==> inputs of v13 <==
==> flow/design.v (excerpt) <==
module mult16_top (
  input         clk,
  input  [15:0] a,
  input  [15:0] b,
  output [31:0] p
);
clock: 3.24 ns
lec_check: 0
cap_margin: 20
core_margin: 2
core_utilization: 70
cts_cluster_diameter: 95
cts_cluster_size: 22
slew_margin: 20
run.sh (not shown) runs the stock make flow with config.mk's settings and CLKGATE_MAP_FILE=.
==> v7 (differences from v13) <==
- CORE_UTILIZATION: 70 -> 40
- CTS_CLUSTER_DIAMETER: 95 -> unset
- CTS_CLUSTER_SIZE: 22 -> 100
- TNS_END_PERCENT: unset -> 10
==> flow/constraint.sdc (replaced) <==
create_clock -name core_clock -period 15.0 [get_ports {clk}]
set_input_delay 3.0000 -clock core_clock [delete_from_list [all_inputs] [get_ports {clk}]]
set_output_delay 3.0000 -clock core_clock [all_outputs]
set_load 0.01 [all_outputs]
==> v32 (differences from v13) <==
- CORE_UTILIZATION: 70 -> 72
- CTS_CLUSTER_DIAMETER: 95 -> unset
- CTS_CLUSTER_SIZE: 22 -> unset
- PLACE_DENSITY: unset -> 0.65
- SETUP_SLACK_MARGIN: unset -> 0.58
==> flow/constraint.sdc (replaced) <==
create_clock -name core_clock -period 3.75 [get_ports {clk}]
set_input_delay 0.7500 -clock core_clock [delete_from_list [all_inputs] [get_ports {clk}]]
set_output_delay 0.7500 -clock core_clock [all_outputs]
set_load 0.01 [all_outputs]
==> v27 (differences from v13) <==
- ABC_AREA: unset -> 1
- CORE_UTILIZATION: 70 -> 72
- CTS_CLUSTER_DIAMETER: 95 -> unset
- CTS_CLUSTER_SIZE: 22 -> unset
- PLACE_DENSITY: unset -> 0.35
==> flow/constraint.sdc (replaced) <==
create_clock -name core_clock -period 9.39 [get_ports {clk}]
set_input_delay 1.8780 -clock core_clock [delete_from_list [all_inputs] [get_ports {clk}]]
set_output_delay 1.8780 -clock core_clock [all_outputs]
set_load 0.01 [all_outputs]
==> results.cfg <==
; generated from flow reports
[sta]
setup_ws_ns = -3.136
hold_ws_ns = 0.4824
setup_viol = 11
fmax_mhz = 79.83

[finish]
comb_area_frac = 0.6502
clockNetworkAreaShare = 0.02246

[global_route]
grt_use_met3 = 0.04327

[critical_path]
crit_arrival_ns = 12.78

[status]
violations = setup timing
status = finished with violations

[routing]
drt_iter0_markers = 123

[synthesis]
ys_cells = 733
[end of results for v27]
==> results.cfg <==
; generated from flow reports
[critical_path]
r2r-end = p_r[30]$_DFF_P_
crit_buf_inv = 4
crit_slowest_cell = fa_2
crit_arrival_ns = 12.75

[global_route]
grt_use_met3 = 0.04184
grtUsageMet1 = 0.2915

[synthesis]
ys_cells = 674

[job]
warning_count = 31
cap_violations = 0

[status]
status = finished with violations
violations = setup timing

[routing]
first_pass_iters = 6
drt_iter0_markers = 195

[finish]
seq_share = 0.1414
comb_area_frac = 0.6712
clockNetworkAreaShare = 0.02400

[sta]
setup_viol = 27
hold_ws_ns = 0.5357
setup_ws_ns = -9.252
fmax_mhz = 80.05
[end of results for v13]
==> results.cfg <==
; generated from flow reports
[global_route]
grt_use_met3 = 0.02985
grt_use_total = 0.1311

[sta]
finalHoldViolations = 0
hold_ws_ns = 0.7086
fmax_mhz = 71.12
tns_ns = 0
setup_ws_ns = 0.9402
setup_viol = 0

[routing]
drt_iter0_markers = 135
n_antenna_cell = 0

[critical_path]
r2r-end = p_r[30]$_DFF_P_
crit_arrival_ns = 14.28
crit_end = p_r[30]$_DFF_P_
critical_path.top_delay_family = adder cells

[finish]
clockNetworkAreaShare = 0.03533
fillCellCount = 1790

[synthesis]
synth.largest_area_cell = fa_1
ys_cells = 674

[status]
status = complete, no violations
[end of results for v7]
==> results.cfg <==
; generated from flow reports
[sta]
fmax_mhz = 79.57
hold_ws_ns = 0.5638
setup_ws_ns = -8.818
worst_slew_pin_slew_ns = 0.3997
setup_viol = 26

[global_route]
grt_use_met3 = 0.05569
busiest_layer = met2

[critical_path]
rr_worst_depth = 35
crit_arrival_ns = 12.83
r2r-end = p_r[30]$_DFF_P_
crit_slowest_cell = fa_2

[finish]
clockNetworkAreaShare = 0.02245
comb_area_frac = 0.6707

[hold_path]
hp-start = a_r[0]$_DFF_P_

[routing]
drt_iter0_markers = 234
dr_wl_met3_um = 778

[synthesis]
ys_cells = 674
top_logic_kind = adder cells

[status]
status = finished with violations
violations = setup timing

[clocking]
post_cts_buffers = 2
[end of results for v32]

========
==> inputs of 12-24 <==
Starting RTL as in the previous note.
clock: 16.5 ns
lec_check: 0
cap_margin: 30
cell_pad_in_sites_global_placement: 3
core_aspect_ratio: 0.77
core_margin: 2
core_utilization: 50
cts_cluster_size: 13
gpl_routability_driven: 0
max_routing_layer: met4
place_density: 0.91
slew_margin: 20
tns_end_percent: 60
==> 06-14: changes against 12-24 <==
- CAP_MARGIN: 30 -> 20
- CELL_PAD_IN_SITES_GLOBAL_PLACEMENT: 3 -> unset
- CORE_ASPECT_RATIO: 0.77 -> unset
- CORE_UTILIZATION: 50 -> 66
- CTS_CLUSTER_SIZE: 13 -> unset
- GPL_ROUTABILITY_DRIVEN: 0 -> unset
- MAX_ROUTING_LAYER: met4 -> unset
- PLACE_DENSITY: 0.91 -> unset
- TNS_END_PERCENT: 60 -> unset
==> flow/constraint.sdc (replaced) <==
create_clock -name core_clock -period 12.2 [get_ports {clk}]
set_input_delay 2.4400 -clock core_clock [delete_from_list [all_inputs] [get_ports {clk}]]
set_output_delay 2.4400 -clock core_clock [all_outputs]
set_load 0.01 [all_outputs]
==> results.sh <==
# implementation run metrics
export IMPL_status="finished with violations"
export IMPL_so_violations="setup timing"
export IMPL_n_clock_buffer=9
export IMPL_cp_data_arrival_time_ps=12750
export IMPL_worst_slack_ps=-331
export IMPL_clkTransAtPathRegs_ps=50
export IMPL_critical_path_max_stage_delay_ps=550
export IMPL_dr_wl_met2_um=6580
export IMPL_setup_violations=3
export IMPL_synthToLayoutAreaGrowth_pct=13.2
(the above is from 06-14)
==> results.sh <==
# implementation run metrics
export IMPL_status="timing/DRC/antenna clean"
export IMPL_fp_nets=947
export IMPL_worst_slack_ps=2370
export IMPL_clkCellAreaFrac=0.0406
export IMPL_n_clock_buffer=11
export IMPL_synthToLayoutAreaGrowth_pct=10.9
export IMPL_cp_data_arrival_time_ps=14350
export IMPL_r2r_cells=35
export IMPL_dr_wl_met2_um=5970
export IMPL_yosys_cells=674
export IMPL_crit_cells=35
export IMPL_num_nonclk_buffers=64
export IMPL_setup_violations=0
export IMPL_critical_path_max_stage_delay_ps=640
(the above is from 12-24)

========
==> inputs of v26 <==
Starting RTL as in the previous note.
Design mult16_top, start of the top module:
module mult16_top (
  input         clk,
  input  [15:0] a,
  input  [15:0] b,
  output [31:0] p
);
clock: 12.1 ns
lec_check: 0
cap_margin: 20
core_margin: 2
core_utilization: 72
cts_cluster_size: 75
place_density_lb_addon: 0.0
setup_slack_margin: 3.51
slew_margin: 20
==> v9: changes against v26 <==
ABC_AREA = 0   (was unset)
CAP_MARGIN = 40   (was 20)
CELL_PAD_IN_SITES_DETAIL_PLACEMENT = 0   (was unset)
CORE_ASPECT_RATIO = 0.71   (was unset)
CTS_CLUSTER_SIZE = unset   (was 75)
MAX_ROUTING_LAYER = met5   (was unset)
PLACE_DENSITY = 0.64   (was unset)
PLACE_DENSITY_LB_ADDON = unset   (was 0.0)
SETUP_SLACK_MARGIN = 0.96   (was 3.51)
==> v30: changes against v26 <==
CORE_UTILIZATION = 40   (was 72)
CTS_CLUSTER_SIZE = unset   (was 75)
PLACE_DENSITY_LB_ADDON = unset   (was 0.0)
SETUP_SLACK_MARGIN = 4.25   (was 3.51)
==> flow/constraint.sdc (replaced) <==
create_clock -name core_clock -period 14.2 [get_ports {clk}]
set_input_delay 2.8400 -clock core_clock [delete_from_list [all_inputs] [get_ports {clk}]]
set_output_delay 2.8400 -clock core_clock [all_outputs]
set_load 0.01 [all_outputs]
==> comparison <==
v9 completed, yet does not pass: setup timing. v30 passed the timing, design-rule and antenna checks. v26 finished but failed the layout checks on setup timing.
Of v26 and v30, v30 has the higher final cell count (gap 11%, measured against v30).
Setup slack: v26 < v9 < v30.
Sequential share of layout area, lowest first: v9, v26, v30.
Synthesized cell count is the same in v30 and v9.
Between v30 and v9, the lower fmax is in v30 (gap about 0.3%, measured against v9).
Routed wire length: v9 is higher than v26 (about 14%).

========
==> cedar: inputs <==
Starting RTL as in the previous note.
clock: 24.8 ns
lec_check: 0
cap_margin: 20
core_margin: 4
core_utilization: 27
gpl_timing_driven: 0
place_density_lb_addon: 0.17
slew_margin: 15
tns_end_percent: 5
==> inputs of quartz, as changes to cedar <==
CORE_MARGIN = 2   (was 4)
CORE_UTILIZATION = 55   (was 27)
GPL_TIMING_DRIVEN = unset   (was 0)
PLACE_DENSITY_LB_ADDON = unset   (was 0.17)
SLEW_MARGIN = 20   (was 15)
TNS_END_PERCENT = unset   (was 5)
==> flow/constraint.sdc (replaced) <==
create_clock -name core_clock -period 14.2 [get_ports {clk}]
set_input_delay 2.8400 -clock core_clock [delete_from_list [all_inputs] [get_ports {clk}]]
set_output_delay 2.8400 -clock core_clock [all_outputs]
set_load 0.01 [all_outputs]
==> inputs of violet, as changes to cedar <==
CORE_ASPECT_RATIO = 0.5   (was unset)
CORE_MARGIN = 9   (was 4)
CORE_UTILIZATION = 40   (was 27)
GPL_TIMING_DRIVEN = unset   (was 0)
PLACE_DENSITY_LB_ADDON = unset   (was 0.17)
SETUP_SLACK_MARGIN = -1.43   (was unset)
SLEW_MARGIN = 20   (was 15)
==> flow/constraint.sdc (replaced) <==
create_clock -name core_clock -period 15.0 [get_ports {clk}]
set_input_delay 3.0000 -clock core_clock [delete_from_list [all_inputs] [get_ports {clk}]]
set_output_delay 3.0000 -clock core_clock [all_outputs]
set_load 0.01 [all_outputs]
==> qor summary <==
metric                                                                  violet                   quartz                    cedar
Final layout net count                                                     980                      991                     1022
Routed wire length per instance                                        13.2 um                  12.5 um                  13.2 um
Highest cell delay on the worst timing path                             700 ps                   520 ps                   540 ps
Worst hold slack                                                        678 ps                   569 ps                   619 ps
Fill cell instance count of the final layout                              1780                     1178                     2986
Initial standard-cell utilization of the core                            41.3%                    56.0%                    27.6%
Starting DRT DRC Count                                                      99                       94                       86
Result of the run                                      complete, no violations  complete, no violations  complete, no violations
Sequential cell area share                                               15.0%                    15.1%                    14.0%
Well Taps                                                                  259                      180                      378
Wirelength, routed                                                    12800 um                 11300 um                 14900 um
Area of the die                                                     24900 um^2               15000 um^2               31300 um^2
Crit path from                                                         a_r[15]                   b_r[0]                   b_r[1]
Syn-to-layout area delta                                                 10.6%                    11.1%                    18.4%
Repair and plain buffers                                                    65                       76                      107
Routability congestion estimate from global placement                    0.741                    0.744                    0.747

========
==> run E <==
mult16_top again, from the RTL that the note above started with.
==> flow/config.mk <==
export PLATFORM = sky130hd
export DESIGN_NAME = mult16_top
export DESIGN_NICKNAME = mult16_top
export VERILOG_FILES = /design/flow/design.v
export SDC_FILE = /design/flow/constraint.sdc
export NUM_CORES = 4
export LEC_CHECK = 0
export CAP_MARGIN = 20
export CORE_MARGIN = 2
export CORE_UTILIZATION = 72
export CTS_CLUSTER_SIZE = 32
export PLACE_DENSITY_LB_ADDON = 0.0
export SETUP_SLACK_MARGIN = 1.5
export SLEW_MARGIN = 20
==> flow/constraint.sdc <==
create_clock -name core_clock -period 12.0 [get_ports {clk}]
set_input_delay 2.4000 -clock core_clock [delete_from_list [all_inputs] [get_ports {clk}]]
set_output_delay 2.4000 -clock core_clock [all_outputs]
set_load 0.01 [all_outputs]
==> inputs of run B, as changes to run E <==
- ABC_AREA: unset -> 1
- CORE_UTILIZATION: 72 -> 68
- CTS_CLUSTER_SIZE: 32 -> unset
- PLACE_DENSITY_LB_ADDON: 0.0 -> unset
- SETUP_SLACK_MARGIN: 1.5 -> unset
==> flow/constraint.sdc (replaced) <==
create_clock -name core_clock -period 21.7 [get_ports {clk}]
set_input_delay 4.3400 -clock core_clock [delete_from_list [all_inputs] [get_ports {clk}]]
set_output_delay 4.3400 -clock core_clock [all_outputs]
set_load 0.01 [all_outputs]
==> results.toml <==
# implementation run metrics
[final_layout]
design_area_um2 = 8630
seq_share_pct = 14.9
clock_buffers = 10

[sta]
final-setup-viol-count = 4
postLayoutSetupSlackWorst_ns = -0.576

[run_status]
check.faults = "negative setup slack"
status = "complete, but fails checks"

[route]
wirelength_mm = 12.9

[global_routing]
met2_usage_pct = 48.5
the above is filed under run E

==> results.toml <==
# implementation run metrics
[final_layout]
design_area_um2 = 8430
seq_share_pct = 15.2

[critical_path]
cp_num_buf_inv = 5

[run_status]
status = "timing/DRC/antenna clean"

[sta]
final-setup-viol-count = 0
postLayoutSetupSlackWorst_ns = 7.57

[global_routing]
met2_usage_pct = 38.8

[route]
wirelength_mm = 11.7
the above is filed under run B


========
==> run a: inputs <==
mult16_top again, from the RTL that the note above started with.
Settings: LEC_CHECK=0, ABC_AREA=0, CAP_MARGIN=5, CORE_MARGIN=2, CORE_UTILIZATION=58, CTS_CLUSTER_DIAMETER=328, CTS_CLUSTER_SIZE=98, PLACE_DENSITY=0.42, SLEW_MARGIN=20, TNS_END_PERCENT=5; clock period 15.0 ns.
==> inputs of run b, as changes to run a <==
Settings changed: ABC_AREA 0 to 1, CAP_MARGIN 5 to 20, CELL_PAD_IN_SITES_GLOBAL_PLACEMENT set to 3, CORE_ASPECT_RATIO set to 0.85, CORE_UTILIZATION 58 to 40, CTS_CLUSTER_DIAMETER 328 to 54, CTS_CLUSTER_SIZE 98 to not set, GPL_TIMING_DRIVEN set to 0, PLACE_DENSITY 0.42 to not set, TNS_END_PERCENT 5 to not set.
==> comparison <==
Hold slack: run b is worse than run a (0.13 ns).
Cell area: run a is smaller than run b (9.2%).
Between run b and run a, the lower core utilization is in run b (gap 17 points).
Between run b and run a, the lower non-clock buffer count is in run a (gap 64).

========
==> inputs of build 27 <==
mult16_top again, from the RTL that the note above started with.
## mult16_top
module mult16_top (
  input         clk,
  input  [15:0] a,
  input  [15:0] b,
  output [31:0] p
);
clock: 12.0 ns
lec_check: 0
cap_margin: 0
core_margin: 2
core_utilization: 72
place_density_lb_addon: 0.0
setup_slack_margin: 1.05
slew_margin: 20
==> trial 72 (differences from build 27) <==
==> flow/config.mk (replaced) <==
export PLATFORM = sky130hd
export DESIGN_NAME = mult16_top
export DESIGN_NICKNAME = mult16_top
export VERILOG_FILES = /design/flow/design.v
export SDC_FILE = /design/flow/constraint.sdc
export NUM_CORES = 4
export LEC_CHECK = 0
export CAP_MARGIN = 20
export CORE_MARGIN = 2
export CORE_UTILIZATION = 63
export SLEW_MARGIN = 20
==> flow/constraint.sdc (replaced) <==
create_clock -name core_clock -period 5.59 [get_ports {clk}]
set_input_delay 1.1180 -clock core_clock [delete_from_list [all_inputs] [get_ports {clk}]]
set_output_delay 1.1180 -clock core_clock [all_outputs]
set_load 0.01 [all_outputs]
==> build 20 (differences from build 27) <==
==> flow/config.mk (replaced) <==
export PLATFORM = sky130hd
export DESIGN_NAME = mult16_top
export DESIGN_NICKNAME = mult16_top
export VERILOG_FILES = /design/flow/design.v
export SDC_FILE = /design/flow/constraint.sdc
export NUM_CORES = 4
export LEC_CHECK = 0
export CAP_MARGIN = 20
export CORE_MARGIN = 2
export CORE_UTILIZATION = 58
export SLEW_MARGIN = 20
==> flow/constraint.sdc (replaced) <==
create_clock -name core_clock -period 7.9 [get_ports {clk}]
set_input_delay 1.5800 -clock core_clock [delete_from_list [all_inputs] [get_ports {clk}]]
set_output_delay 1.5800 -clock core_clock [all_outputs]
set_load 0.01 [all_outputs]
==> summary of the runs <==
Worst setup slack, lowest first: trial 72, build 20, build 27. Against build 27, the via count of build 20 is lower by 2.1%. Build 27 finished with negative setup slack left. Trial 72 ran to the end with violations: negative setup slack. Build 20 reached the layout checks and failed them: negative setup slack. Of build 20 and trial 72, trial 72 has the higher count of clock-buffer cells in the layout (gap 1). Fmax, lowest first: build 27, trial 72, build 20.
==> figures <==
Maximum fanout along the worst path: build 20 3; trial 72 4; build 27 13
Pre-antenna DRT Iters: build 20 4; trial 72 4; build 27 7
Status: build 20 failed layout checks; trial 72 failed layout checks; build 27 failed layout checks
Layout check failures: build 20 negative setup slack; trial 72 negative setup slack; build 27 negative setup slack
Final Setup Violations: build 20 16; trial 72 21; build 27 4
Worst setup slack after layout: build 20 -4.554 ns; trial 72 -6.973 ns; build 27 -0.5757 ns
Core region area: build 20 0.01309 mm^2; trial 72 0.01196 mm^2; build 27 0.01037 mm^2
Slew at the pin closest to its max-slew limit: build 20 0.5997 ns; trial 72 0.2773 ns; build 27 0.6676 ns
Fraction of met1 tracks used by global routing: build 20 22.41%; trial 72 25.40%; build 27 29.34%
Count of routing violations after the opening detailed-route iteration: build 20 75; trial 72 115; build 27 180
Clock transition time at the flip-flop clock pins of the worst setup and hold paths: build 20 0.05 ns; trial 72 0.05 ns; build 27 0.08 ns
Maximum clock frequency: build 20 0.08029 GHz; trial 72 0.07960 GHz; build 27 0.07952 GHz
